<file path="flow/design.v">
module fa(
input a,input b,input ci, output s, output co
);
reg s_out,c_out;
always @(*)
begin
s_out=a^b^ci;
c_out=a&b|a&ci|b&ci;
end
assign s=s_out;
assign co=c_out;
endmodule
module add17bit_2sComp(
   input 		     [16:0]		A,
	input 		     [16:0]		B,
	input 		         		ci,
	output		     [16:0]		calculate_out
);
wire [16:0] s;
wire [16:0] co;
fa fa0(A[0],B[0],ci,s[0],co[0]);
fa fa1(A[1],B[1],co[0],s[1],co[1]);
fa fa2(A[2],B[2],co[1],s[2],co[2]);
fa fa3(A[3],B[3],co[2],s[3],co[3]);
fa fa4(A[4],B[4],co[3],s[4],co[4]);
fa fa5(A[5],B[5],co[4],s[5],co[5]);
fa fa6(A[6],B[6],co[5],s[6],co[6]);
fa fa7(A[7],B[7],co[6],s[7],co[7]);
fa fa8(A[8],B[8],co[7],s[8],co[8]);
fa fa9(A[9],B[9],co[8],s[9],co[9]);
fa fa10(A[10],B[10],co[9],s[10],co[10]);
fa fa11(A[11],B[11],co[10],s[11],co[11]);
fa fa12(A[12],B[12],co[11],s[12],co[12]);
fa fa13(A[13],B[13],co[12],s[13],co[13]);
fa fa14(A[14],B[14],co[13],s[14],co[14]);
fa fa15(A[15],B[15],co[14],s[15],co[15]);
fa fa16(A[16],B[16],co[15],s[16],co[16]);
assign calculate_out[16:0]=s;
endmodule 
module add20bit_2sComp(
   input 		     [19:0]		A,
	input 		     [19:0]		B,
	input 		         		ci,
	output		     [19:0]		calculate_out
);
wire [19:0] s;
wire [19:0] co;
fa fa0(A[0],B[0],ci,s[0],co[0]);
fa fa1(A[1],B[1],co[0],s[1],co[1]);
fa fa2(A[2],B[2],co[1],s[2],co[2]);
fa fa3(A[3],B[3],co[2],s[3],co[3]);
fa fa4(A[4],B[4],co[3],s[4],co[4]);
fa fa5(A[5],B[5],co[4],s[5],co[5]);
fa fa6(A[6],B[6],co[5],s[6],co[6]);
fa fa7(A[7],B[7],co[6],s[7],co[7]);
fa fa8(A[8],B[8],co[7],s[8],co[8]);
fa fa9(A[9],B[9],co[8],s[9],co[9]);
fa fa10(A[10],B[10],co[9],s[10],co[10]);
fa fa11(A[11],B[11],co[10],s[11],co[11]);
fa fa12(A[12],B[12],co[11],s[12],co[12]);
fa fa13(A[13],B[13],co[12],s[13],co[13]);
fa fa14(A[14],B[14],co[13],s[14],co[14]);
fa fa15(A[15],B[15],co[14],s[15],co[15]);
fa fa16(A[16],B[16],co[15],s[16],co[16]);
fa fa17(A[17],B[17],co[16],s[17],co[17]);
fa fa18(A[18],B[18],co[17],s[18],co[18]);
fa fa19(A[19],B[19],co[18],s[19],co[19]);
assign calculate_out[19:0]=s;
endmodule 
module bin2bcd
(
	input wire [9:0] bin,
	output wire [3:0] bcd2,bcd1,bcd0,
	output reg neg
);
reg [9:0] abs_bin, rem, ones;
reg [3:0] tens, honds;
always @ (*) begin
	if (bin[9] == 1'b1) 
		begin
		abs_bin = (~bin) + 10'b00_0000_0001;
		neg = 1'b1;
		end
	else 
		begin
		abs_bin = bin;
		neg = 1'b0;
		end
	if (abs_bin >= 10'd500)
		begin
		honds = 4'h5;
		rem = abs_bin - 10'd500; 
		end 
	else if (abs_bin >= 10'd400 && abs_bin < 10'd500)
	   begin
		honds = 4'h4;
		rem = abs_bin - 10'd400;
		end
	else if (abs_bin >= 10'd300 && abs_bin < 10'd400)
	   begin
		honds = 4'h3;
		rem = abs_bin - 10'd300;
		end
	else if (abs_bin >= 10'd200 && abs_bin < 10'd300)
	   begin
		honds = 4'h2;
		rem = abs_bin - 10'd200;
		end
	else if (abs_bin >= 10'd100 && abs_bin < 10'd200)
	   begin
		honds = 4'h1;
		rem = abs_bin - 10'd100;
		end
	else 
	   begin
		honds = 4'h0;
		rem = abs_bin;
		end
	if (rem >= 10'd090)
		begin
		tens = 4'h9;
		ones = rem - 10'd090;
		end
	else if (rem >= 10'd080 && rem < 10'd090)
		begin
		tens = 4'h8;
		ones = rem - 10'd080;
		end
	else if (rem >= 10'd070 && rem < 10'd080)
		begin
		tens = 4'h7;
		ones = rem - 10'd070;
		end
	else if (rem >= 10'd060 && rem < 10'd070)
		begin
		tens = 4'h6;
		ones = rem - 10'd060;
		end
	else if (rem >= 10'd050 && rem < 10'd060)
		begin
		tens = 4'h5;
		ones = rem - 10'd050;
		end
	else if (rem >= 10'd040 && rem < 10'd050)
		begin
		tens = 4'h4;
		ones = rem - 10'd040;
		end
	else if (rem >= 10'd030 && rem < 10'd040)
		begin
		tens = 4'h3;
		ones = rem - 10'd030;
		end
	else if (rem >= 10'd020 && rem < 10'd030)
		begin
		tens = 4'h2;
		ones = rem - 10'd020;
		end
	else if (rem >= 10'd010 && rem < 10'd020)
		begin
		tens = 4'h1;
		ones = rem - 10'd010;
		end
	else 
		begin
		tens = 4'h0;
		ones = rem;
		end
end
assign bcd0 = ones [3:0];
assign bcd1 = tens;
assign bcd2 = honds;
endmodule 
module edge_detection ( 
input clock, 
input input_signal, 
output reg rising_transition
);
reg n; 
wire rising_transition_c;
assign rising_transition_c = ~n & input_signal;
always @(posedge clock) begin 
n                 <= input_signal; 
rising_transition <= rising_transition_c; 
end
endmodule
module cal(
input clk,
input [1:0] KEY,
input [6:2] SW,
input [15:0] smooth_out,
output [1:0] LEDR,
output reg nothing,
output reg [9:0] BCD_in
);
reg enable1;
reg enable2;
reg state_c, state;
reg [15:0] operand1, operand2;
wire [16:0] num1, num2, num3, num4;
wire [16:0] calculate_out1, calculate_out2;
wire load, reset;
wire reset_edge, load_edge;
assign reset = ~KEY[0];
assign load = ~KEY[1];
edge_detection my_edge1(.clock(clk),.input_signal(reset),.rising_transition(reset_edge));
edge_detection my_edge2(.clock(clk),.input_signal(load),.rising_transition(load_edge));
reg [1:0] LED;
assign LEDR[1:0] = LED[1:0];
always @ (*) begin
state_c = state;
LED = 2'b01;
enable1 = 1'b0;
enable2 = 1'b0;
case (state)
1'b0:begin LED = 2'b01; if (load_edge == 1'b1) begin state_c = 1'b1; enable1 = 1'b1; end end
1'b1:begin LED = 2'b10; if (load_edge == 1'b1) begin state_c = 1'b0; enable2 = 1'b1; end end
endcase
if (reset_edge == 1'b1) begin
state_c = 1'b0;
LED = 2'b01;
end
end
always @ (posedge clk) begin
	state <= state_c;
	if (enable1 == 1'b1) begin
		operand1 <= smooth_out;
	end
	if (enable2 == 1'b1) begin
		operand2 <= smooth_out;
   end
end
parameter smooth = 5'b00_001;
parameter operand_1 = 5'b00_010;
parameter operand_2 = 5'b00_100;
parameter add = 5'b01_000;
parameter sub = 5'b10_000;
assign num1 = {operand1[15],operand1};
assign num2 = {operand2[15],operand2};
assign num3 = {operand1[15],operand1};
assign num4 = ~({operand2[15],operand2});
always @ (*) begin
	case (SW[6:2])
	smooth: begin
		BCD_in = smooth_out[9:0];
		nothing = 1'b0;
	end
	operand_1: begin
		BCD_in = operand1[9:0];
		nothing = 1'b0;
	end
	operand_2: begin
		BCD_in = operand2[9:0];
		nothing = 1'b0;
	end
	add: begin
		BCD_in = calculate_out1[9:0];
		nothing = 1'b0;
	end
	sub: begin
		BCD_in = calculate_out2[9:0];
		nothing = 1'b0;
	end
	default: begin
		BCD_in = 10'd0;
		nothing = 1'b1;
	end
	endcase
end
add17bit_2sComp my_add(.A(num1), .B(num2), .ci(1'b0), .calculate_out(calculate_out1));
add17bit_2sComp my_sub(.A(num3), .B(num4), .ci(1'b1), .calculate_out(calculate_out2));
endmodule 
module seg7(
	output		     [7:0]		HEX0,
	output		     [7:0]		HEX1,
	output		     [7:0]		HEX2,
	output		     [7:0]		HEX3,
	output		     [7:0]		HEX4,
	output		     [7:0]		HEX5,
	input                      clk,
	input                      rst,
	input                      nothing,
   input 		     [11:0]		display,
	input                      neg
);
  reg [31:0] out; 
  reg [12:0] count, count_c;  
always @(count or rst) begin
		count_c = count + 13'd1;
		if (count == 13'd4400) begin
		count_c = 13'd0;
		end
		if (rst == 1'b1) begin
		count_c = 13'd0;
		end
end
always @ (posedge clk) begin
	count <= count_c;
end
always @(*) begin
	 case (display [3:0])  
	 4'b0000: begin 
	 out [7:0] = 8'b11000000; 
	 end 
	 4'b0001: begin 
	 out [7:0] = 8'b11111001; 
	 end 
	 4'b0010: begin 
	 out [7:0] = 8'b10100100; 
	 end 
	 4'b0011: begin 
	 out [7:0] = 8'b10110000; 
	 end 
	 4'b0100: begin 
	 out [7:0] = 8'b10011001; 
	 end 
	 4'b0101: begin 
	 out [7:0]= 8'b10010010; 
	 end 
	 4'b0110: begin 
	 out [7:0]= 8'b10000010; 
	 end 
	 4'b0111: begin 
	 out [7:0]= 8'b11111000; 
	 end
	 4'b1000: begin 
	 out [7:0]= 8'b10000000; 
	 end 
	 4'b1001: begin 
	 out [7:0]= 8'b10010000; 
	 end 
	 4'b1010: begin 
	 out [7:0]= 8'b10001000; 
	 end 
	 4'b1011: begin 
	 out [7:0]= 8'b10000011; 
	 end
	 4'b1100: begin 
	 out [7:0]= 8'b11000110; 
	 end 
	 4'b1101: begin 
	 out [7:0]= 8'b10100001; 
	 end 
	 4'b1110: begin 
	 out [7:0]= 8'b10000110; 
	 end 
	 4'b1111: begin 
	 out [7:0]= 8'b10001110; 
	 end
	 default: begin 
	 out [7:0]= 8'b11111111; 
	 end 
	 endcase 
	 case (display [7:4])  
	 4'b0000: begin 
	 out [15:8]= 8'b11000000; 
	 end 
	 4'b0001: begin 
	 out [15:8]= 8'b11111001; 
	 end 
	 4'b0010: begin 
	 out [15:8]= 8'b10100100; 
	 end 
	 4'b0011: begin 
	 out [15:8]= 8'b10110000; 
	 end 
	 4'b0100: begin 
	 out [15:8]= 8'b10011001; 
	 end 
	 4'b0101: begin 
	 out [15:8]= 8'b10010010; 
	 end 
	 4'b0110: begin 
	 out [15:8]= 8'b10000010; 
	 end 
	 4'b0111: begin 
	 out [15:8]= 8'b11111000; 
	 end
	 4'b1000: begin 
	 out [15:8]= 8'b10000000; 
	 end 
	 4'b1001: begin 
	 out [15:8]= 8'b10010000; 
	 end 
	 4'b1010: begin 
	 out [15:8]= 8'b10001000; 
	 end 
	 4'b1011: begin 
	 out [15:8]= 8'b10000011; 
	 end
	 4'b1100: begin 
	 out [15:8]= 8'b11000110; 
	 end 
	 4'b1101: begin 
	 out [15:8]= 8'b10100001; 
	 end 
	 4'b1110: begin 
	 out [15:8]= 8'b10000110; 
	 end 
	 4'b1111: begin 
	 out [15:8]= 8'b10001110; 
	 end
	 default: begin 
	 out [15:8]= 8'b11111111; 
	 end 
	 endcase 
	 case (display [11:8])  
	 4'b0000: begin 
	 out [23:16]= 8'b11000000; 
	 end 
	 4'b0001: begin 
	 out [23:16]= 8'b11111001; 
	 end 
	 4'b0010: begin 
	 out [23:16]= 8'b10100100; 
	 end 
	 4'b0011: begin 
	 out [23:16]= 8'b10110000; 
	 end 
	 4'b0100: begin 
	 out [23:16]= 8'b10011001; 
	 end 
	 4'b0101: begin 
	 out [23:16]= 8'b10010010; 
	 end 
	 4'b0110: begin 
	 out [23:16]= 8'b10000010; 
	 end 
	 4'b0111: begin 
	 out [23:16]= 8'b11111000; 
	 end
	 4'b1000: begin 
	 out [23:16]= 8'b10000000; 
	 end 
	 4'b1001: begin 
	 out [23:16]= 8'b10010000; 
	 end 
	 4'b1010: begin 
	 out [23:16]= 8'b10001000; 
	 end 
	 4'b1011: begin 
	 out [23:16]= 8'b10000011; 
	 end
	 4'b1100: begin 
	 out [23:16]= 8'b11000110; 
	 end 
	 4'b1101: begin 
	 out [23:16]= 8'b10100001; 
	 end 
	 4'b1110: begin 
	 out [23:16]= 8'b10000110; 
	 end 
	 4'b1111: begin 
	 out [23:16]= 8'b10001110; 
	 end
	 default: begin 
	 out [23:16]= 8'b11111111; 
	 end 
	 endcase 
	 case (neg)
	 1'b1: begin
	 out [31:24]= 8'b10111111;
	 end
	 default: begin 
	 out [31:24]= 8'b11111111; 
	 end 
	 endcase
    if (nothing == 1'b1) begin 
	 if (count <= 13'd2200) begin
	 out [7:0] = 8'b1011_1111;
	 out[15:8] = 8'b1011_1111;
	 out[23:16] = 8'b1011_1111; 
	 out[31:24] = 8'b1011_1111;
	 end 
	 else begin
	 out [7:0] = 8'b1111_1111;
	 out[15:8] = 8'b1111_1111;
	 out[23:16] = 8'b1111_1111; 
	 out[31:24] = 8'b1111_1111;
	 end
	 end
 end 
assign HEX0[7:0]=out[7:0];
assign HEX1[7:0]=out[15:8];
assign HEX2[7:0]=out[23:16];
assign HEX3[7:0]=out[31:24];
assign HEX4[7:0]= 8'b11111111;
assign HEX5[7:0]= 8'b11111111;
endmodule
module smooth_filter(
input clk,
input reset,
input [15:0] in,
input [1:0] SW,
output [15:0] out
);
reg [6:0] count, count_c;
wire en;
always @(reset or count) begin
	if (reset == 1'b1) begin
		count_c = 7'd0;
	end
	else begin
		count_c = count + 7'd1;
	end
end
assign en = (count == 7'd99);
reg [15:0] r1, r2, r3, r4, r5, r6, r7, r8, r9, r10, r11, r12, r13, r14, r15, r16;
always @ (posedge clk) begin
	count <= count_c;
	if (en == 1'b1) begin
		r1 <= in;
		r2 <= r1;
		r3 <= r2;
		r4 <= r3;
		r5 <= r4;
		r6 <= r5;
		r7 <= r6;
		r8 <= r7;
		r9 <= r8;
		r10 <= r9;
		r11 <= r10;
		r12 <= r11;
		r13 <= r12;
		r14 <= r13;
		r15 <= r14;
		r16 <= r15;
	end
end
reg [19:0] sum;
wire [19:0] num1, num2, num3, num4, num5, num6, num7, num8;
wire [19:0] num9, num10, num11, num12, num13, num14, num15, num16;
wire ci=1'b0;
wire [19:0] calculate_out1, calculate_out2, calculate_out3, calculate_out4,
            calculate_out5, calculate_out6, calculate_out7, calculate_out8,
				calculate_out9, calculate_out10, calculate_out11, calculate_out12,
				calculate_out13, calculate_out14, calculate_out15;
assign num1 = {{4{r1[15]}},r1};
assign num2 = {{4{r2[15]}},r2};
assign num3 = {{4{r3[15]}},r3};
assign num4 = {{4{r4[15]}},r4};
assign num5 = {{4{r5[15]}},r5};
assign num6 = {{4{r6[15]}},r6};
assign num7 = {{4{r7[15]}},r7};
assign num8 = {{4{r8[15]}},r8};
assign num9 = {{4{r9[15]}},r9};
assign num10 = {{4{r10[15]}},r10};
assign num11 = {{4{r11[15]}},r11};
assign num12 = {{4{r12[15]}},r12};
assign num13 = {{4{r13[15]}},r13};
assign num14 = {{4{r14[15]}},r14};
assign num15 = {{4{r15[15]}},r15};
assign num16 = {{4{r16[15]}},r16};
always @(*) begin
	sum = num1;
	case (SW[1:0]) 
	2'b00:begin 
		sum = num1;
	end
	2'b01:begin
		sum = calculate_out1;
		sum = sum >> 1; 
	end
	2'b10:begin
		sum = calculate_out3;
		sum = sum >> 2;  
	end
	2'b11:begin
		sum = calculate_out15;
		sum = sum >> 4;  
	end
	endcase 
end
assign out = sum[15:0];
add20bit_2sComp my_adder1 (.A(num1),.B(num2),.ci(ci),.calculate_out(calculate_out1));
add20bit_2sComp my_adder2 (.A(calculate_out1),.B(num3),.ci(ci),.calculate_out(calculate_out2));
add20bit_2sComp my_adder3(.A(calculate_out2),.B(num4),.ci(ci),.calculate_out(calculate_out3));
add20bit_2sComp my_adder4(.A(calculate_out3),.B(num5),.ci(ci),.calculate_out(calculate_out4));
add20bit_2sComp my_adder5 (.A(calculate_out4),.B(num6),.ci(ci),.calculate_out(calculate_out5));
add20bit_2sComp my_adder6(.A(calculate_out5),.B(num7),.ci(ci),.calculate_out(calculate_out6));
add20bit_2sComp my_adder7(.A(calculate_out6),.B(num8),.ci(ci),.calculate_out(calculate_out7));
add20bit_2sComp my_adder8 (.A(calculate_out7),.B(num9),.ci(ci),.calculate_out(calculate_out8));
add20bit_2sComp my_adder9(.A(calculate_out8),.B(num10),.ci(ci),.calculate_out(calculate_out9));
add20bit_2sComp my_adder10(.A(calculate_out9),.B(num11),.ci(ci),.calculate_out(calculate_out10));
add20bit_2sComp my_adder11(.A(calculate_out10),.B(num12),.ci(ci),.calculate_out(calculate_out11));
add20bit_2sComp my_adder12(.A(calculate_out11),.B(num13),.ci(ci),.calculate_out(calculate_out12));
add20bit_2sComp my_adder13(.A(calculate_out12),.B(num14),.ci(ci),.calculate_out(calculate_out13));
add20bit_2sComp my_adder14(.A(calculate_out13),.B(num15),.ci(ci),.calculate_out(calculate_out14));
add20bit_2sComp my_adder15(.A(calculate_out14),.B(num16),.ci(ci),.calculate_out(calculate_out15));
endmodule 
module calc_top (
   input              clk,
   input              rst,
   input      [15:0]  data_x,
   input      [1:0]   KEY,
   input      [6:0]   SW,
   output     [7:0]   HEX0,
   output     [7:0]   HEX1,
   output     [7:0]   HEX2,
   output     [7:0]   HEX3,
   output     [7:0]   HEX4,
   output     [7:0]   HEX5,
   output     [1:0]   LEDR
   );
wire [3:0] bcd2, bcd1, bcd0;
wire neg;
wire [15:0] smooth_out;
wire nothing;
wire [9:0] BCD_in;
smooth_filter my_filter (.clk(clk), .reset(rst), .in(data_x[15:0]), .SW(SW[1:0]), .out(smooth_out));
cal my_cal (.clk(clk), .KEY(KEY), .SW(SW[6:2]), .smooth_out(smooth_out), .LEDR(LEDR[1:0]), .nothing(nothing), .BCD_in(BCD_in));
bin2bcd my_bin2bcd (.bin(BCD_in), .bcd2(bcd2), .bcd1(bcd1), .bcd0(bcd0), .neg(neg));
seg7 my_seg7 (.HEX0(HEX0), .HEX1(HEX1), .HEX2(HEX2), .HEX3(HEX3), .HEX4(HEX4), .HEX5(HEX5), .clk(clk), .rst(rst), .nothing(nothing), .display({bcd2, bcd1, bcd0}), .neg(neg));
endmodule
</file>
<file path="flow/constraint.sdc">
create_clock -name core_clock -period 21.8 [get_ports {clk}]
set_input_delay 4.3600 -clock core_clock [delete_from_list [all_inputs] [get_ports {clk}]]
set_output_delay 4.3600 -clock core_clock [all_outputs]
set_load 0.01 [all_outputs]
</file>
<file path="flow/config.mk">
export PLATFORM = sky130hd
export DESIGN_NAME = calc_top
export DESIGN_NICKNAME = calc_top
export VERILOG_FILES = /design/flow/design.v
export SDC_FILE = /design/flow/constraint.sdc
export NUM_CORES = 4
export LEC_CHECK = 0
export CAP_MARGIN = 20
export CORE_MARGIN = 2
export CORE_UTILIZATION = 70
export CTS_CLUSTER_DIAMETER = 211
export SLEW_MARGIN = 20
</file>
<file path="flow/run.sh">
#!/bin/bash
# the make line also repeats each setting of config.mk as NAME=value (left out here)
make -C /OpenROAD-flow-scripts/flow DESIGN_CONFIG=/design/flow/config.mk WORK_HOME=/design/flow/orfs CLKGATE_MAP_FILE= finish
</file>
==> results.json, run 1 <==
{
  "synth.distinct_cells": 99,
  "synthXorXnorAreaFrac_pct": 2.733,
  "synth_area_um2": 17620,
  "grtUsageTotal_pct": 62.38,
  "cts_buffer_depth": 3,
  "haltStage": "global routing",
  "syn_area_per_cell_um2": 13.58,
  "ys_sh_mux_pct": 1.555,
  "cts_max_level": 1,
  "ys_seq_elements": 269,
  "ys_warn_count": 6,
  "stop_error": "[ERROR GRT-0116] Global routing finished with congestion. Check the congestion regions in the DRC Viewer.",
  "routabilityCongestion": 0.9520,
  "ios": 77,
  "synth_top_area_share_pct": 41.57,
  "core_um2": 24960,
  "async_reset_ff_share_pct": 0,
  "chipWidth_um": 162.7,
  "gr-total-overflow": 15,
  "status": "did not finish",
  "die_area_um2": 26460,
  "ys.flop_type": "edfxtp_1",
  "yosysCellCount": 1298,
  "top_cells_by_count": "edfxtp_1, fa_1, inv_1",
  "die_h_um": 162.7,
  "ys_sh_simple_pct": 9.378,
  "synth-compound-area-share_pct": 10.85,
  "synthTopLogicFamily": "adder cells",
  "initCoreUtil_pct": 70.60,
  "dpl_cell_area_um2": 20350,
  "port_buffers": 48,
  "largest_area_cell": "edfxtp_1",
  "syn_inst": 1298,
  "fp-row-count": 58,
  "area_leaders": "edfxtp_1, fa_1, ha_1, dfxtp_1, inv_1",
  "hold_buffers": 0,
  "cts_buffers": 28,
  "ys_seq_share_pct": 44.41,
  "yosys_area_um2": 17620,
  "synth-edff-count": 244,
  "synth.most_common_cell": "edfxtp_1",
  "clock_sinks": 269,
  "ys_sh_adder_pct": 26.21,
  "clock-root-buffer": "clkbuf_16",
  "post-dp-hpwl_um": 36860
}
==> routing by layer <==
layer	GRT usage [%]	GRT overflow
met4	59.49	9
met5	13.07	0
met3	42.93	3
met1	61.92	0
met2	84.06	3
==> per-stage QoR <==
stage | power (W) | hold WS [ps] | util, % | instances | setup slack [ps]
2_1_floorplan | 0.0008105 | 362.7 | - | 1323 | -442.9
3_3_place_gp | 0.0009768 | 367.0 | 81.50 | 1850 | -1632
4_1_cts | 0.001640 | 416.2 | 89.78 | 1963 | -2249
3_5_place_dp | 0.0009916 | 374.3 | 81.50 | 1850 | -2529
==> timing repair <==
item | 4_1_cts
cloned | 1
gates resized | 251
setup endpoints to repair | 21
setup buffers | 62
pin swaps | 106
==> run 2: changes to the inputs <==
- ABC_AREA: default -> 1
- CORE_UTILIZATION: 70 -> 71
- CTS_CLUSTER_DIAMETER: 211 -> 380
- CTS_CLUSTER_SIZE: default -> 13
- PLACE_DENSITY_LB_ADDON: default -> 0.12
- SETUP_SLACK_MARGIN: default -> -1.99
- TNS_END_PERCENT: default -> 5
- clock period: 21.8 -> 20.5 ns (I/O delays scaled with it)
==> run 2 against run 1 <==
Area after synthesis shrank 4.4%. Now fails the layout checks on negative setup slack. Die area shrank 5.6%. Synthesized cell count increased by 11%.
==> results.json, run 2 <==
{
  "finalSetupViolCount": 21,
  "chipWidth_um": 158.0,
  "pre_cts_slack_ps": -2761,
  "cap_violations": 0,
  "core_um2": 23400,
  "cpMostUsedCell": "fa_2",
  "antenna_found_initial": 3,
  "wl_um": 50550,
  "clock-root-buffer": "clkbuf_16",
  "initCoreUtil_pct": 71.99,
  "hold_end": "my_cal.my_edge2.rising_transition",
  "port_buffers": 48,
  "dpl_cell_area_um2": 18680,
  "finalHoldViolCount": 0,
  "synth-edff-count": 244,
  "p_clk_w": 0.000428,
  "ys_seq_elements": 269,
  "status": "failed layout checks",
  "cp-endpoint": "HEX0[0]",
  "path_clk_slew_ps": 80,
  "p_sw_w": 0.0004653,
  "critical_path_cell_count": 70,
  "dr.pass1.iters": 6,
  "power.internal_w": 0.001002,
  "skew_ps": 25.29,
  "crit_fanout": 5,
  "r2r_start": "my_filter.r1[0]",
  "die_h_um": 158.0,
  "p_leak_nw": 8.344,
  "grt_first_pass_wirelength_um": 67030,
  "hp-class": "register to register",
  "period_needed_ps": 23200,
  "ys_warn_count": 6,
  "nets": 1967,
  "arrival_ps": 19100,
  "ys_sh_simple_pct": 13.95,
  "final_cells": 2020,
  "min_path_cells": 1,
  "area_leaders": "edfxtp_1, fa_1, nand2_1, inv_1, ha_1",
  "async_reset_ff_share_pct": 0,
  "synthXorXnorAreaFrac_pct": 1.248,
  "max-slew-margin-rel_pct": 25.35,
  "path_buffers": 11,
  "cts_max_level": 1,
  "yosys_area_um2": 16850,
  "largest_area_cell": "edfxtp_1",
  "clock_sinks": 269,
  "p_sw_share_pct": 31.71,
  "ys_seq_share_pct": 46.46,
  "ys_sh_adder_pct": 27.24,
  "so_faults": "negative setup slack",
  "die_area_um2": 24980,
  "remaining_drc_errors": 0,
  "critPathCaptureType": "primary output",
  "pwr-share-comb_pct": 30.1,
  "synthTopLogicFamily": "adder cells",
  "rr_worst_depth": 40,
  "powerDensity_nw_per_um2": 71.81,
  "critPathLaunch": "my_filter.r1[0]",
  "routabilityCongestion": 0.9223,
  "num_vias": 12610,
  "synth.most_common_cell": "nand2_1",
  "syn_inst": 1435,
  "pwr-share-seq_pct": 40.7,
  "worstPathRequired_ps": 16400,
  "worstMarginPinSlew_ps": 1120,
  "cts_buffers": 24,
  "setup_ws_ps": -2702,
  "start_kind": "register",
  "ys.flop_type": "edfxtp_1",
  "cts_buffer_depth": 3,
  "vias_per_cell": 6.241,
  "critPathTopFamily": "adder cells",
  "worstSkewPairLatency_ps": 540,
  "area_growth_pct": 21.29,
  "grt_setup_unrepaired": "yes",
  "placed_cells": 1937,
  "p_seq_w": 0.000597,
  "synth-compound-area-share_pct": 4.478,
  "final_area_um2": 20430,
  "ant_nets": 0,
  "top_power_group": "sequential cells",
  "rr_endpoint": "my_cal.operand1[9]",
  "ios": 77,
  "post-dp-hpwl_um": 25720,
  "fp-row-count": 56,
  "crit_path_max_incr_delay_ps": 630,
  "synth.distinct_cells": 57,
  "gr-total-overflow": 0,
  "grtUsageTotal_pct": 36.46,
  "cp_slowest_cell": "fa_2",
  "power_frac_clock_pct": 29.2,
  "drv_slew": 0,
  "finalCritPeriodShare_pct": 113.2,
  "grt_pass1_vias": 12360,
  "utilization_pct": 87.32,
  "rrSetupSlack_ps": 5800,
  "cts_tree": "built",
  "vdd_drop_max_v": 0.00008603,
  "synth_area_um2": 16850,
  "path_class": "register to primary output",
  "timing.fmax_mhz": 43.10,
  "syn_area_per_cell_um2": 11.74,
  "synth_top_area_share_pct": 43.49,
  "grt_max_degree": 181,
  "hold_start": "my_cal.my_edge2.n",
  "yosysCellCount": 1435,
  "comb-power_w": 0.000442,
  "drt_iter0_drc": 1426,
  "top_cells_by_count": "nand2_1, edfxtp_1, inv_1",
  "ys_sh_mux_pct": 0,
  "n_fill_cell": 990,
  "warnings": 63,
  "wl_per_cell_um": 25.02
}
==> run 2: timing repair <==
item,4_1_cts,5_1_grt
endpoints found under the setup margin,16,17
setup buffers,17,40
pin swaps,102,113
gates resized,178,123
hold buffers,0,0
hold endpoints to repair,0,0
cloned,1,0
==> run 2: final cells by class <==
class                           instances  area, µm²  share of cell area, %
Antenna cell                            2      5.005                0.02449
Sequential cell                       269       7828                  38.31
Multi-Input combinational cell        928       8813                  43.13
Inverter                              231      875.8                  4.286
Tap cell                              319      399.1                  1.953
Clock inverter                          1      16.27                0.07960
Timing Repair Buffer                  235       1834                  8.976
Clock buffer                           35      663.1                  3.245
==> run 2: stage by stage <==
step / TNS, ps / total power, W / hold WS, ps
after floorplan: -21890 / 0.0008184 / 362.7
after global placement: -34270 / 0.0009466 / 366.4
after detailed placement: -45070 / 0.0009590 / 369.8
after CTS: -32140 / 0.001388 / 390.4
after global routing: -53910 / 0.001509 / 405.6
final: -47430 / 0.001467 / 391.6
==> run 2: per-layer routing <==
metal | GRT usage, % | routed length, µm
met1 | 41.84 | 16020
met2 | 64.68 | 25460
met3 | 6.898 | 4779
met4 | 20.12 | 4275
met5 | 0 | 13
==> run 3: changes to the inputs <==
- ABC_AREA: 1 -> default
- CAP_MARGIN: 20 -> 30
- CELL_PAD_IN_SITES_DETAIL_PLACEMENT: default -> 2
- CELL_PAD_IN_SITES_GLOBAL_PLACEMENT: default -> 1
- CORE_ASPECT_RATIO: default -> 1.86
- CORE_MARGIN: 2 -> 8
- CORE_UTILIZATION: 71 -> 53
- CTS_CLUSTER_DIAMETER: 380 -> 142
- CTS_CLUSTER_SIZE: 13 -> 53
- GPL_ROUTABILITY_DRIVEN: default -> 0
- GPL_TIMING_DRIVEN: default -> 1
- HOLD_SLACK_MARGIN: default -> -0.1
- MIN_ROUTING_LAYER: default -> met2
- PLACE_DENSITY: default -> 0.76
- PLACE_DENSITY_LB_ADDON: 0.12 -> default
- SETUP_SLACK_MARGIN: -1.99 -> default
- SLEW_MARGIN: 20 -> 35
- TNS_END_PERCENT: 5 -> default
- clock period: 20.5 -> 17.7 ns (I/O delays scaled with it)
==> run 3 against run 2 <==
The run now fails in detailed placement. Die area up 59%. Synthesized cell count down 9.5%. Area after synthesis is 4.6% higher.
==> results.json, run 3 <==
{
  "initCoreUtil_pct": 53.38,
  "async_reset_ff_share_pct": 0,
  "synthTopLogicFamily": "adder cells",
  "die_area_um2": 39630,
  "status": "did not finish",
  "fp-row-count": 91,
  "synth.distinct_cells": 99,
  "synth_area_um2": 17620,
  "ios": 77,
  "area_leaders": "edfxtp_1, fa_1, ha_1, dfxtp_1, inv_1",
  "die_h_um": 264.7,
  "synth-compound-area-share_pct": 10.85,
  "synth-edff-count": 244,
  "top_cells_by_count": "edfxtp_1, fa_1, inv_1",
  "ys_seq_elements": 269,
  "ys_sh_simple_pct": 9.378,
  "ys.flop_type": "edfxtp_1",
  "synthXorXnorAreaFrac_pct": 2.733,
  "stop_error": "[ERROR DPL-0033] detailed placement checks failed during check placement.",
  "syn_inst": 1298,
  "ys_sh_adder_pct": 26.21,
  "chipWidth_um": 149.7,
  "synth_top_area_share_pct": 41.57,
  "yosys_area_um2": 17620,
  "haltStage": "detailed placement",
  "yosysCellCount": 1298,
  "ys_seq_share_pct": 44.41,
  "ys_warn_count": 6,
  "ys_sh_mux_pct": 1.555,
  "core_um2": 33020,
  "synth.most_common_cell": "edfxtp_1",
  "syn_area_per_cell_um2": 13.58,
  "largest_area_cell": "edfxtp_1",
  "port_buffers": 48
}
==> run 3: metrics by stage <==
stage	setup slack [ps]	power (W)
after global placement	-4804	0.001285
after floorplan	-3736	0.001012
==> run 4: changes to the inputs <==
- ABC_AREA: default -> 1
- CAP_MARGIN: 30 -> 15
- CELL_PAD_IN_SITES_DETAIL_PLACEMENT: 2 -> default
- CELL_PAD_IN_SITES_GLOBAL_PLACEMENT: 1 -> default
- CORE_ASPECT_RATIO: 1.86 -> default
- CORE_MARGIN: 8 -> 2
- CORE_UTILIZATION: 53 -> 70
- CTS_CLUSTER_DIAMETER: 142 -> 91
- CTS_CLUSTER_SIZE: 53 -> default
- GPL_ROUTABILITY_DRIVEN: 0 -> default
- GPL_TIMING_DRIVEN: 1 -> default
- HOLD_SLACK_MARGIN: -0.1 -> default
- MIN_ROUTING_LAYER: met2 -> default
- PLACE_DENSITY: 0.76 -> default
- SLEW_MARGIN: 35 -> 20
- clock period: 17.7 -> 20.9 ns (I/O delays scaled with it)
==> run 4 against run 3 <==
Now fails the layout checks on negative setup slack. Area after synthesis fell by 4.4%. Die area is 36% lower. Synthesized cell count grew 11%.
==> results.json, run 4 <==
{
  "path_buffers": 9,
  "start_kind": "register",
  "dr.pass1.iters": 10,
  "largest_area_cell": "edfxtp_1",
  "vias_per_cell": 6.683,
  "synth-edff-count": 244,
  "insertedDiodeCount": 0,
  "p_leak_nw": 8.515,
  "hp-class": "register to register",
  "cts_buffer_depth": 3,
  "dpl_cell_area_um2": 18990,
  "top_cells_by_count": "nand2_1, edfxtp_1, inv_1",
  "synth_top_area_share_pct": 43.49,
  "clock_sinks": 269,
  "so_faults": "negative setup slack",
  "async_reset_ff_share_pct": 0,
  "critPathTopFamily": "adder cells",
  "synth-compound-area-share_pct": 4.478,
  "cts_tree": "built",
  "grt_pass1_vias": 13410,
  "ys_seq_elements": 269,
  "p_seq_w": 0.000587,
  "ys.flop_type": "edfxtp_1",
  "utilization_pct": 89.68,
  "critical_path_cell_count": 65,
  "ys_sh_adder_pct": 27.24,
  "drt_iter0_drc": 2118,
  "area_growth_pct": 25.32,
  "finalCritPeriodShare_pct": 112.8,
  "critPathLaunch": "my_filter.r2[0]",
  "power_frac_clock_pct": 30.9,
  "min_path_cells": 1,
  "whs_ps": 409.3,
  "rrSetupSlack_ps": 5810,
  "cts_max_level": 1,
  "port_buffers": 48,
  "grt_setup_unrepaired": "yes",
  "post-dp-hpwl_um": 29630,
  "area_leaders": "edfxtp_1, fa_1, nand2_1, inv_1, ha_1",
  "arrival_ps": 19400,
  "skew_ps": 26.21,
  "hold_buffers": 0,
  "num_vias": 13540,
  "antenna_found_initial": 0,
  "drv_slew": 0,
  "pwr-share-seq_pct": 36.0,
  "grt_max_degree": 84,
  "cap_violations": 0,
  "grt_first_pass_wirelength_um": 73610,
  "worstMarginPinSlew_ps": 1384,
  "warnings": 64,
  "remaining_drc_errors": 0,
  "hold_end": "my_cal.my_edge2.rising_transition",
  "max-slew-margin-rel_pct": 7.708,
  "rr_endpoint": "my_cal.operand2[9]",
  "timing.fmax_mhz": 42.41,
  "ant_nets": 0,
  "period_needed_ps": 23580,
  "worstPathRequired_ps": 16720,
  "wl_um": 56230,
  "path_clk_slew_ps": 70,
  "yosys_area_um2": 16850,
  "mi_logic_area_um2": 9213,
  "fp-row-count": 56,
  "rr_worst_depth": 38,
  "n_fill_cell": 814,
  "p_sw_w": 0.0005463,
  "comb-power_w": 0.000538,
  "cpMostUsedCell": "fa_2",
  "syn_area_per_cell_um2": 11.74,
  "core_um2": 23540,
  "initCoreUtil_pct": 71.56,
  "synthTopLogicFamily": "adder cells",
  "hold_start": "my_cal.my_edge2.n",
  "ios": 77,
  "synth_area_um2": 16850,
  "synthXorXnorAreaFrac_pct": 1.248,
  "chipWidth_um": 159.1,
  "routabilityCongestion": 0.9168,
  "wl_per_cell_um": 27.75,
  "vdd_drop_max_v": 0.00009892,
  "ys_warn_count": 6,
  "synth.distinct_cells": 57,
  "finalSetupViolCount": 21,
  "pwr-share-comb_pct": 33.0,
  "die_area_um2": 25320,
  "ys_sh_mux_pct": 0,
  "ys_sh_simple_pct": 13.95,
  "cp-endpoint": "HEX0[1]",
  "crit_fanout": 7,
  "grtUsageTotal_pct": 38.29,
  "critPathCaptureType": "primary output",
  "nets": 1963,
  "syn_inst": 1435,
  "powerDensity_nw_per_um2": 77.12,
  "crit_path_max_incr_delay_ps": 710,
  "synth.most_common_cell": "nand2_1",
  "gr-total-overflow": 0,
  "p_sw_share_pct": 33.55,
  "path_class": "register to primary output",
  "status": "failed layout checks",
  "cts_buffers": 28,
  "worstSkewPairLatency_ps": 570,
  "die_h_um": 159.1,
  "r2r_start": "my_filter.r2[0]",
  "p_clk_w": 0.000504,
  "yosysCellCount": 1435,
  "cp_slowest_cell": "fa_2",
  "p_total_w": 0.001628,
  "power.internal_w": 0.001082,
  "regArea_um2": 7828,
  "ys_seq_share_pct": 46.46,
  "clock-root-buffer": "clkbuf_16",
  "top_power_group": "sequential cells",
  "setup_ws_ps": -2681,
  "final_area_um2": 21110,
  "finalHoldViolCount": 0
}
==> run 4: metal layers <==
metal / track usage, % / up-vias / share of wire, %
met1: 43.51 / 6428 / 29
met4: 23.60 / 0 / 11
met3: 7.241 / 549 / 12
met5: 0 / - / 0
li1: - / 5172 / -
met2: 67.35 / 1390 / 48
==> run 4: repair_timing <==
item / in CTS / in global routing
endpoints found under the setup margin: 21 / 21
gates cloned: 2 / 0
pin swaps: 75 / 105
gates resized: 169 / 141
setup buffers: 44 / 30
==> run 4: final cells by class <==
| type | count | area share, % |
|---|---|---|
| clock buffers | 36 | 3.704 |
| clock inverters | 16 | 0.5452 |
| inverters | 231 | 4.261 |
| multi-input cells | 929 | 43.64 |
| flip-flops and latches | 269 | 37.07 |
| well taps | 319 | 1.890 |
| repair buffers | 226 | 8.889 |
==> run 4: stage by stage <==
stage | std cells | TNS (ps) | setup slack [ps]
after floorplan | 1460 | -697.1 | -195.1
after global placement | 1916 | -12950 | -1028
after detailed placement | 1916 | -20730 | -1527
after CTS | 2013 | -21820 | -1362
after global routing | 2026 | -49060 | -3125
final | 2026 | -41610 | -2681
==> run 5: changes to the inputs <==
- ABC_AREA: 1 -> 0
- CAP_MARGIN: 15 -> 20
- CORE_UTILIZATION: 70 -> 51
- CTS_CLUSTER_DIAMETER: 91 -> 27
- MIN_ROUTING_LAYER: default -> met2
- SETUP_SLACK_MARGIN: default -> -0.82
- SLEW_MARGIN: 20 -> 5
- clock period: 20.9 -> 26.1 ns (I/O delays scaled with it)
==> run 5 against run 4 <==
Still fails the layout checks on negative setup slack. Sequential power shrank about 20%. Routed wire length shrank 26%. First-iteration DRC count shrank 0.99%. Design area grew 6.1%. Critical path depth shrank 4. Global-route usage shrank 3.4 points. Area after synthesis grew 4.6%. Clock skew grew 6.2 ps. Hold slack lost 25 ps. Die area grew 42%. Combinational power shrank 31%. Via count grew 14%. Critical path type unchanged. Critical endpoint is now HEX0[0]. Largest power group is now the clock network.
==> results.json, run 5 <==
{
  "status": "failed layout checks",
  "so_faults": "negative setup slack",
  "syn_area_per_cell_um2": 13.58,
  "hold_end": "my_cal.my_edge2.rising_transition",
  "start_kind": "register",
  "use_met1_pct": 0,
  "routabilityCongestion": 0.9402,
  "clock_sinks": 269,
  "largest_area_cell": "edfxtp_1",
  "ys_seq_elements": 269,
  "yosysCellCount": 1298,
  "arrival_ps": 20940,
  "critPathLaunch": "my_filter.r1[0]",
  "top_cells_by_count": "edfxtp_1, fa_1, inv_1",
  "p_clk_w": 0.000934,
  "yosys_area_um2": 17620,
  "hold_start": "my_cal.my_edge2.n",
  "fp-row-count": 68,
  "cp_slowest_cell": "fa_2",
  "max-slew-margin-rel_pct": 33.82,
  "chipWidth_um": 189.9,
  "initCoreUtil_pct": 51.40,
  "die_area_um2": 36060,
  "timing.fmax_mhz": 38.23,
  "rr_endpoint": "my_cal.operand1[9]",
  "synth_top_area_share_pct": 41.57,
  "min_path_cells": 1,
  "syn_inst": 1298,
  "ys_warn_count": 6,
  "vias_per_cell": 7.507,
  "worstPathRequired_ps": 20880,
  "port_buffers": 48,
  "die_h_um": 189.9,
  "path_class": "register to primary output",
  "ant_nets": 0,
  "worstMarginPinSlew_ps": 983.7,
  "grtUsageTotal_pct": 34.91,
  "grt_pass1_vias": 18820,
  "grt_busiest_layer": "met3",
  "whs_ps": 384.2,
  "pre_cts_slack_ps": -394.7,
  "p_sw_w": 0.0004753,
  "use_met2_pct": 38.21,
  "vdd_drop_max_v": 0.00006927,
  "remaining_drc_errors": 0,
  "cp-endpoint": "HEX0[0]",
  "top_power_group": "the clock network",
  "rr_worst_depth": 36,
  "gr-total-overflow": 0,
  "skew_ps": 32.40,
  "finalSetupViolCount": 3,
  "drt_iter0_drc": 2097,
  "synth-compound-area-share_pct": 10.85,
  "powerDensity_nw_per_um2": 79.31,
  "ys_sh_adder_pct": 26.21,
  "post-dp-hpwl_um": 28540,
  "path_clk_slew_ps": 40,
  "synth.most_common_cell": "edfxtp_1",
  "area_leaders": "edfxtp_1, fa_1, ha_1, dfxtp_1, inv_1",
  "pwr-share-seq_pct": 26.5,
  "gr-usage-met3_pct": 50.36,
  "ys.flop_type": "edfxtp_1",
  "final_cells": 2064,
  "p_seq_w": 0.000472,
  "placed_cells": 1916,
  "synth_area_um2": 17620,
  "crit_fanout": 8,
  "clock-root-buffer": "clkbuf_16",
  "critical_path_cell_count": 61,
  "synth-edff-count": 244,
  "power_frac_clock_pct": 52.5,
  "period_needed_ps": 26160,
  "synthXorXnorAreaFrac_pct": 2.733,
  "area_growth_pct": 27.12,
  "utilization_pct": 65.34,
  "warnings": 61,
  "critPathTopFamily": "adder cells",
  "p_leak_nw": 8.788,
  "p_sw_share_pct": 26.75,
  "synth.distinct_cells": 99,
  "finalCritPeriodShare_pct": 100.2,
  "grt_max_degree": 166,
  "path_buffers": 9,
  "ys_sh_simple_pct": 9.378,
  "n_fill_cell": 2541,
  "antenna_found_initial": 0,
  "wl_um": 41390,
  "grt_first_pass_wirelength_um": 66140,
  "ios": 77,
  "rrSetupSlack_ps": 11050,
  "cts_buffer_depth": 3,
  "comb-power_w": 0.000372,
  "ys_sh_mux_pct": 1.555,
  "cts_max_level": 3,
  "pwr-share-comb_pct": 20.9,
  "dr.pass1.iters": 10,
  "drv_slew": 0,
  "hold_buffers": 0,
  "hp-class": "register to register",
  "ys_seq_share_pct": 44.41,
  "insertedDiodeCount": 0,
  "critPathCaptureType": "primary output",
  "finalHoldViolCount": 0,
  "cts_tree": "built",
  "async_reset_ff_share_pct": 0,
  "worstSkewPairLatency_ps": 580,
  "power.internal_w": 0.001302,
  "core_um2": 34290,
  "num_vias": 15500,
  "nets": 1827,
  "synthTopLogicFamily": "adder cells",
  "wl_per_cell_um": 20.05,
  "setup_ws_ps": -60.09,
  "cpMostUsedCell": "fa_1",
  "crit_path_max_incr_delay_ps": 610,
  "cap_violations": 0,
  "cts_buffers": 74,
  "r2r_start": "my_filter.r1[0]"
}
run 5: what timing repair did:
action,in CTS,in global routing
pin swaps,0,14
setup endpoints to repair,9,14
gates resized,3,37
setup buffers,0,12
run 5: area by class of cell:
cell class	instances	area (µm²)	share of cell area (%)
Tap cell	455	569.3	2.541
Clock buffer	87	1964	8.768
Inverter	127	476.7	2.128
Clock inverter	49	606.8	2.709
Multi-Input combinational cell	867	9233	41.21
Sequential cell	269	7828	34.94
Timing Repair Buffer	210	1727	7.707
run 5: stage by stage:
stage	TNS (ps)	total power, W	area, µm²
2_1_floorplan	0	0.0006647	17720
3_3_place_gp	-1218	0.0008072	19550
3_5_place_dp	-1737	0.0008071	19550
4_1_cts	-9113	0.001747	22150
5_1_grt	-8928	0.001844	22400
6_report	-76.12	0.001777	22400
run 5: per-layer routing:
layer / part of all wire, % / wire length (µm)
met1: 0 / 0
met2: 50 / 20850
met3: 43 / 17700
met4: 5.8 / 2413
met5: 1.0 / 425
==> run 6: changes to the inputs <==
- CAP_MARGIN: 20 -> 40
- CORE_UTILIZATION: 51 -> 19
- HOLD_SLACK_MARGIN: default -> 0.21
- SETUP_SLACK_MARGIN: -0.82 -> default
- clock period: 26.1 -> 20.1 ns (I/O delays scaled with it)
==> run 6 against run 5 <==
The layout still fails its checks (negative setup slack). Die area rose to 2.6 times the previous value. Design area up 11%. Sequential share of layout area down 3.5 points. Critical path depth down 3. Critical endpoint unchanged.
==> results.json, run 6 <==
{
  "post-dp-hpwl_um": 33940,
  "finalHoldViolCount": 0,
  "routabilityCongestion": 0.9104,
  "utilization_pct": 27.14,
  "synth-compound-area-share_pct": 10.85,
  "rrSetupSlack_ps": 6170,
  "critPathCaptureType": "primary output",
  "ys_sh_mux_pct": 1.555,
  "syn_inst": 1298,
  "grt_pass1_vias": 19490,
  "finalCritPeriodShare_pct": 114.6,
  "grtUsageTotal_pct": 14.36,
  "ys_warn_count": 6,
  "cts_buffer_depth": 3,
  "path_clk_slew_ps": 40,
  "wl_um": 45890,
  "gr-total-overflow": 0,
  "p_clk_w": 0.000881,
  "top_power_group": "the clock network",
  "dpl_cell_area_um2": 21900,
  "synth_top_area_share_pct": 41.57,
  "crit_path_max_incr_delay_ps": 590,
  "cp_slowest_cell": "fa_2",
  "whs_ps": 371.2,
  "initCoreUtil_pct": 19.20,
  "drv_slew": 0,
  "setup_ws_ps": -2928,
  "power.internal_w": 0.001505,
  "p_total_w": 0.002162,
  "synth.most_common_cell": "edfxtp_1",
  "warnings": 62,
  "synthTopLogicFamily": "adder cells",
  "hold_end": "my_cal.my_edge1.rising_transition",
  "finalSetupViolCount": 21,
  "p_sw_w": 0.0006570,
  "grt_max_degree": 55,
  "cap_violations": 0,
  "grt_first_pass_wirelength_um": 71400,
  "min_path_cells": 1,
  "wl_per_cell_um": 15.48,
  "die_h_um": 308.6,
  "synthXorXnorAreaFrac_pct": 2.733,
  "synth_area_um2": 17620,
  "hp-class": "register to register",
  "dr.pass1.iters": 8,
  "path_class": "register to primary output",
  "rr_worst_depth": 35,
  "p_seq_w": 0.000611,
  "top_cells_by_count": "edfxtp_1, fa_1, inv_1",
  "final_area_um2": 24920,
  "ys.flop_type": "edfxtp_1",
  "clock_sinks": 269,
  "nets": 1951,
  "port_buffers": 48,
  "async_reset_ff_share_pct": 0,
  "synth.distinct_cells": 99,
  "area_growth_pct": 41.37,
  "cts_buffers": 51,
  "critical_path_cell_count": 58,
  "rr_endpoint": "my_cal.operand1[9]",
  "setup_tns_ps": -43910,
  "worstMarginPinSlew_ps": 881.4,
  "p_leak_nw": 9.154,
  "largest_area_cell": "edfxtp_1",
  "critPathTopFamily": "adder cells",
  "path_buffers": 8,
  "skew_ps": 31.80,
  "grt_setup_unrepaired": "yes",
  "cp-endpoint": "HEX0[0]",
  "powerDensity_nw_per_um2": 86.76,
  "syn_area_per_cell_um2": 13.58,
  "hold_start": "my_cal.my_edge1.n",
  "so_faults": "negative setup slack",
  "period_needed_ps": 23030,
  "remaining_drc_errors": 0,
  "cts_max_level": 2,
  "num_vias": 16190,
  "clock-root-buffer": "clkbuf_16",
  "worstPathRequired_ps": 16080,
  "synth-edff-count": 244,
  "ant_nets": 0,
  "core_um2": 91800,
  "cts_tree": "built",
  "die_area_um2": 95210,
  "vdd_drop_max_v": 0.00009484,
  "yosysCellCount": 1298,
  "max-slew-margin-rel_pct": 40.88,
  "ios": 77,
  "timing.fmax_mhz": 43.43,
  "critPathLaunch": "my_filter.r1[0]",
  "power_frac_clock_pct": 40.8,
  "antenna_found_initial": 0,
  "hold_buffers": 0,
  "pwr-share-comb_pct": 31.0,
  "comb-power_w": 0.000670,
  "cpMostUsedCell": "fa_2",
  "p_sw_share_pct": 30.39,
  "crit_fanout": 7,
  "ys_sh_adder_pct": 26.21,
  "fp-row-count": 111,
  "yosys_area_um2": 17620,
  "vias_per_cell": 5.462,
  "start_kind": "register",
  "arrival_ps": 19010,
  "pwr-share-seq_pct": 28.3,
  "area_leaders": "edfxtp_1, fa_1, ha_1, dfxtp_1, inv_1",
  "ys_sh_simple_pct": 9.378,
  "ys_seq_elements": 269,
  "r2r_start": "my_filter.r1[0]",
  "ys_seq_share_pct": 44.41,
  "drt_iter0_drc": 2246,
  "status": "failed layout checks",
  "chipWidth_um": 308.6,
  "worstSkewPairLatency_ps": 580
}
## run 6: cell type report
| type | count | area [µm²] |
|---|---|---|
| clock buffer | 53 | 1284 |
| antenna | 6 | 15.01 |
| multi-input combinational | 867 | 10370 |
| inverter | 127 | 491.7 |
| timing repair buffer | 357 | 2869 |
| fill | 9333 | 66890 |
| tap | 1243 | 1555 |
| sequential | 269 | 7828 |
| clock inverter | 43 | 504.2 |
## run 6: metrics by stage
stage	worst slack, ps	std cells
floorplan	-1816	1323
global placement	-3368	2803
detailed placement	-3355	2808
CTS	-2928	2934
global route	-3657	2959
finish	-2928	2965
## run 6: repair_timing
action,CTS,global route
pin swaps,92,83
gates resized,145,120
buffers inserted,31,29
setup endpoints to repair,21,21
## run 6: layer usage
metal  part of all wire, %  global-route usage, %  vias up
met3                    43                  20.87      390
met5                  0.36                  2.629        -
met4                   6.2                  2.496        6
met1                     0                      -     5913
li1                      -                      -     5439
met2                    50                  16.06     4446
==> run 7: changes to the inputs <==
- ABC_AREA: 0 -> default
- CAP_MARGIN: 40 -> 30
- CORE_ASPECT_RATIO: default -> 1.15
- CORE_UTILIZATION: 19 -> 72
- CTS_CLUSTER_DIAMETER: 27 -> 183
- CTS_CLUSTER_SIZE: default -> 14
- HOLD_SLACK_MARGIN: 0.21 -> default
- MIN_ROUTING_LAYER: met2 -> default
- PLACE_DENSITY: default -> 0.76
- SETUP_SLACK_MARGIN: default -> 4.96
- SLEW_MARGIN: 5 -> 40
- clock period: 20.1 -> 14.0 ns (I/O delays scaled with it)
==> run 7 against run 6 <==
The flow now stops in global routing. Die area decreased by 73%. Synthesized cell count unchanged. Area after synthesis unchanged.
==> results.json, run 7 <==
{
  "cts_buffer_depth": 3,
  "stop_error": "[ERROR GRT-0116] Global routing finished with congestion. Check the congestion regions in the DRC Viewer.",
  "synth_top_area_share_pct": 41.57,
  "cts_max_level": 1,
  "syn_inst": 1298,
  "hold_buffers": 0,
  "async_reset_ff_share_pct": 0,
  "haltStage": "global routing",
  "cts_buffers": 23,
  "clock-root-buffer": "clkbuf_16",
  "status": "did not finish",
  "routabilityCongestion": 0.9561,
  "ys_warn_count": 6,
  "clock_sinks": 269,
  "synth-compound-area-share_pct": 10.85,
  "grtUsageTotal_pct": 75.92,
  "fp-row-count": 61,
  "placed_cells": 1882,
  "ys_seq_share_pct": 44.41,
  "ys_seq_elements": 269,
  "die_h_um": 171.8,
  "gr-total-overflow": 702,
  "die_area_um2": 25750,
  "synth.distinct_cells": 99,
  "synth_area_um2": 17620,
  "ys_sh_simple_pct": 9.378,
  "top_cells_by_count": "edfxtp_1, fa_1, inv_1",
  "area_leaders": "edfxtp_1, fa_1, ha_1, dfxtp_1, inv_1",
  "syn_area_per_cell_um2": 13.58,
  "yosysCellCount": 1298,
  "yosys_area_um2": 17620,
  "ys_sh_adder_pct": 26.21,
  "ios": 77,
  "port_buffers": 48,
  "synth.most_common_cell": "edfxtp_1",
  "initCoreUtil_pct": 73.08,
  "ys.flop_type": "edfxtp_1",
  "post-dp-hpwl_um": 45850,
  "synthXorXnorAreaFrac_pct": 2.733,
  "core_um2": 24120,
  "synth-edff-count": 244,
  "synthTopLogicFamily": "adder cells",
  "largest_area_cell": "edfxtp_1",
  "ys_sh_mux_pct": 1.555,
  "chipWidth_um": 149.9
}
[run 7: routing by layer]
layer	GRT usage, %	GRT overflow
met3	53.82	5
met5	22.60	0
met1	74.36	2
met2	98.57	475
met4	77.60	220
[run 7: metrics by stage]
step	hold WS, ps	setup WS (ps)	area (µm²)	setup TNS [ps]	total power (W)
2_1_floorplan	362.7	-6661	18300	-120160	0.001264
3_3_place_gp	369.8	-7586	20710	-144530	0.001566
3_5_place_dp	384.9	-8617	20780	-168540	0.001591
4_1_cts	410.7	-8599	22410	-169150	0.002368
[run 7: what timing repair did]
item | CTS
pin swaps | 85
buffers inserted | 45
endpoints found under the hold margin | 0
gates resized | 215
setup endpoints to repair | 42
==> run 8: changes to the inputs <==
- CAP_MARGIN: 30 -> 0
- CORE_ASPECT_RATIO: 1.15 -> default
- CTS_CLUSTER_DIAMETER: 183 -> 211
- CTS_CLUSTER_SIZE: 14 -> default
- HOLD_SLACK_MARGIN: default -> -0.09
- PLACE_DENSITY: 0.76 -> default
- SETUP_SLACK_MARGIN: 4.96 -> default
- SLEW_MARGIN: 40 -> 20
- clock period: 14.0 -> 21.8 ns (I/O delays scaled with it)
==> run 8 against run 7 <==
The flow again stops in global routing. Area after synthesis stayed put. Synthesized cell count stayed put. Die area hardly changed.
==> results.json, run 8 <==
{
  "status": "did not finish",
  "haltStage": "global routing",
  "stop_error": "[ERROR GRT-0116] Global routing finished with congestion. Check the congestion regions in the DRC Viewer.",
  "ys_sh_adder_pct": 26.21,
  "largest_area_cell": "edfxtp_1",
  "async_reset_ff_share_pct": 0,
  "synth-edff-count": 244,
  "synthXorXnorAreaFrac_pct": 2.733,
  "cts_max_level": 1,
  "synth.most_common_cell": "edfxtp_1",
  "clock_sinks": 269,
  "cts_buffers": 29,
  "synth_area_um2": 17620,
  "ys_sh_mux_pct": 1.555,
  "cts_buffer_depth": 3,
  "ios": 77,
  "placed_cells": 1843,
  "syn_area_per_cell_um2": 13.58,
  "ys_seq_elements": 269,
  "synthTopLogicFamily": "adder cells",
  "top_cells_by_count": "edfxtp_1, fa_1, inv_1",
  "ys_sh_simple_pct": 9.378,
  "post-dp-hpwl_um": 41840,
  "core_um2": 24180,
  "synth_top_area_share_pct": 41.57,
  "grtUsageTotal_pct": 79.36,
  "hold_buffers": 0,
  "chipWidth_um": 160.5,
  "dpl_cell_area_um2": 20340,
  "routabilityCongestion": 0.9452,
  "syn_inst": 1298,
  "gr-total-overflow": 477,
  "port_buffers": 48,
  "die_h_um": 160.5,
  "ys_warn_count": 6,
  "synth.distinct_cells": 99,
  "synth-compound-area-share_pct": 10.85,
  "area_leaders": "edfxtp_1, fa_1, ha_1, dfxtp_1, inv_1",
  "initCoreUtil_pct": 72.90,
  "clock-root-buffer": "clkbuf_16",
  "yosys_area_um2": 17620,
  "ys_seq_share_pct": 44.41,
  "die_area_um2": 25750,
  "ys.flop_type": "edfxtp_1",
  "yosysCellCount": 1298,
  "fp-row-count": 57
}
run 8: metal layers:
metal / overflow / global-route usage (%)
met5: 0 / 33.14
met4: 170 / 80.06
met3: 6 / 64.46
met2: 291 / 97.34
met1: 10 / 77.24
run 8: metrics by stage:
stage | utilization (%) | worst slack, ps
after floorplan | - | -442.9
after global placement | 84.14 | -1630
after detailed placement | 84.14 | -2531
after CTS | 92.61 | -2319
run 8: what timing repair did:
item,CTS
resized,191
buffers inserted,53
setup endpoints to repair,21
pin swaps,102
==> run 9: changes to the inputs <==
- CAP_MARGIN: 0 -> 30
- CELL_PAD_IN_SITES_DETAIL_PLACEMENT: default -> 2
- CELL_PAD_IN_SITES_GLOBAL_PLACEMENT: default -> 3
- CORE_ASPECT_RATIO: default -> 1.48
- CORE_MARGIN: 2 -> 8
- CORE_UTILIZATION: 72 -> 53
- CTS_CLUSTER_DIAMETER: 211 -> default
- GPL_ROUTABILITY_DRIVEN: default -> 0
- GPL_TIMING_DRIVEN: default -> 1
- HOLD_SLACK_MARGIN: -0.09 -> default
- MIN_ROUTING_LAYER: default -> met1
- PLACE_DENSITY: default -> 0.76
- SLEW_MARGIN: 20 -> 0
- clock period: 21.8 -> 34.5 ns (I/O delays scaled with it)
==> run 9 against run 8 <==
Synthesized cell count did not move. Area after synthesis stayed put. Now clean on timing, DRC and antenna. Die area rose by 53%.
==> results.json, run 9 <==
{
  "ios": 77,
  "pwr-share-comb_pct": 24.7,
  "worstPathRequired_ps": 27600,
  "synth.distinct_cells": 99,
  "grtUsageTotal_pct": 35.93,
  "cap_violations": 0,
  "p_leak_nw": 7.258,
  "critPathLaunch": "my_filter.r1[0]",
  "cts_buffers": 28,
  "rr_endpoint": "my_cal.operand1[9]",
  "async_reset_ff_share_pct": 0,
  "skew_ps": 17.29,
  "ys.flop_type": "edfxtp_1",
  "area_leaders": "edfxtp_1, fa_1, ha_1, dfxtp_1, inv_1",
  "critPathCaptureType": "primary output",
  "antenna_found_initial": 5,
  "rrSetupSlack_ps": 17780,
  "ant_nets": 0,
  "ys_sh_simple_pct": 9.378,
  "crit_fanout": 11,
  "synth-compound-area-share_pct": 10.85,
  "critPathTopFamily": "adder cells",
  "largest_area_cell": "edfxtp_1",
  "initCoreUtil_pct": 53.51,
  "worstMarginPinSlew_ps": 1127,
  "drv_slew": 0,
  "hp-class": "register to register",
  "path_class": "register to primary output",
  "wl_per_cell_um": 39.14,
  "setup_ws_ps": 1453,
  "hold_buffers": 0,
  "yosysCellCount": 1298,
  "comb-power_w": 0.000221,
  "max-slew-margin-rel_pct": 24.47,
  "path_clk_slew_ps": 80,
  "fp-row-count": 81,
  "synth-edff-count": 244,
  "dr.pass1.iters": 5,
  "grt_first_pass_wirelength_um": 103100,
  "synth_top_area_share_pct": 41.57,
  "port_buffers": 48,
  "vias_per_cell": 6.835,
  "cpMostUsedCell": "fa_1",
  "grt_pass1_vias": 14270,
  "top_power_group": "sequential cells",
  "dpl_cell_area_um2": 18470,
  "final_area_um2": 19440,
  "synth_area_um2": 17620,
  "area_growth_pct": 10.30,
  "die_h_um": 237.8,
  "cts_tree": "built",
  "drt_iter0_drc": 1148,
  "wl_um": 70410,
  "path_buffers": 7,
  "finalHoldViolCount": 0,
  "p_sw_share_pct": 32.89,
  "pre_cts_slack_ps": 3766,
  "start_kind": "register",
  "p_seq_w": 0.000356,
  "power.internal_w": 0.0005994,
  "gr-total-overflow": 0,
  "ys_warn_count": 6,
  "rr_worst_depth": 35,
  "grt_setup_unrepaired": "no",
  "finalCritPeriodShare_pct": 95.79,
  "synth.most_common_cell": "edfxtp_1",
  "timing.fmax_mhz": 30.26,
  "die_area_um2": 39460,
  "clock-root-buffer": "clkbuf_16",
  "powerDensity_nw_per_um2": 45.94,
  "grt_max_degree": 82,
  "cts_buffer_depth": 3,
  "period_needed_ps": 33050,
  "cts.repair.resized": 0,
  "hold_start": "my_cal.my_edge1.n",
  "clock_sinks": 269,
  "min_path_cells": 1,
  "cts_max_level": 1,
  "remaining_drc_errors": 0,
  "synthXorXnorAreaFrac_pct": 2.733,
  "p_total_w": 0.0008931,
  "worstSkewPairLatency_ps": 570,
  "post-dp-hpwl_um": 45360,
  "ys_sh_adder_pct": 26.21,
  "power_frac_clock_pct": 35.5,
  "p_sw_w": 0.0002937,
  "crit_path_max_incr_delay_ps": 1030,
  "syn_area_per_cell_um2": 13.58,
  "hold_end": "my_cal.my_edge1.rising_transition",
  "critical_path_cell_count": 61,
  "ys_sh_mux_pct": 1.555,
  "num_vias": 12300,
  "placed_cells": 1741,
  "setup_tns_ps": 0,
  "arrival_ps": 26150,
  "p_clk_w": 0.000317,
  "syn_inst": 1298,
  "finalSetupViolCount": 0,
  "nets": 1639,
  "pwr-share-seq_pct": 39.9,
  "final_cells": 1799,
  "ys_seq_elements": 269,
  "status": "timing/DRC/antenna clean",
  "ys_seq_share_pct": 44.41,
  "top_cells_by_count": "edfxtp_1, fa_1, inv_1",
  "synthTopLogicFamily": "adder cells",
  "core_um2": 32940,
  "vdd_drop_max_v": 0.00003733,
  "r2r_start": "my_filter.r1[0]",
  "cp-endpoint": "HEX0[1]",
  "yosys_area_um2": 17620,
  "warnings": 61,
  "cp_slowest_cell": "a211oi_1",
  "post_cts_buffers": 0,
  "chipWidth_um": 165.9
}
-- run 9: final cells by class --
type | instances | area (µm²)
Timing Repair Buffer | 68 | 663.1
Clock inverter | 19 | 177.7
Clock buffer | 33 | 719.4
Sequential cell | 269 | 7828
Tap cell | 415 | 519.2
Multi-Input combinational cell | 867 | 9054
Fill cell | 2860 | 13500
Antenna cell | 1 | 2.502
Inverter | 127 | 476.7
-- run 9: stage by stage --
stage          hold WS (ps)  utilization [%]
3_5_place_dp          393.7            56.06
5_1_grt               444.8            59.01
2_1_floorplan         362.7                -
3_3_place_gp          367.9            56.06
4_1_cts               436.0            58.78
6_report              420.7            59.02
-- run 9: routing by layer --
| metal | share of wire, % | wire length (µm) | GRT usage (%) | up-vias |
|---|---|---|---|---|
| met2 | 51 | 35940 | 64.11 | 778 |
| met1 | 32 | 22270 | 35.54 | 6310 |
| met5 | 0.058 | 41 | 0 | - |
| met4 | 9.2 | 6491 | 26.96 | 6 |
| li1 | - | - | - | 4816 |
| met3 | 8.1 | 5668 | 9.543 | 387 |
Power is estimated from default activity; no workload was simulated.
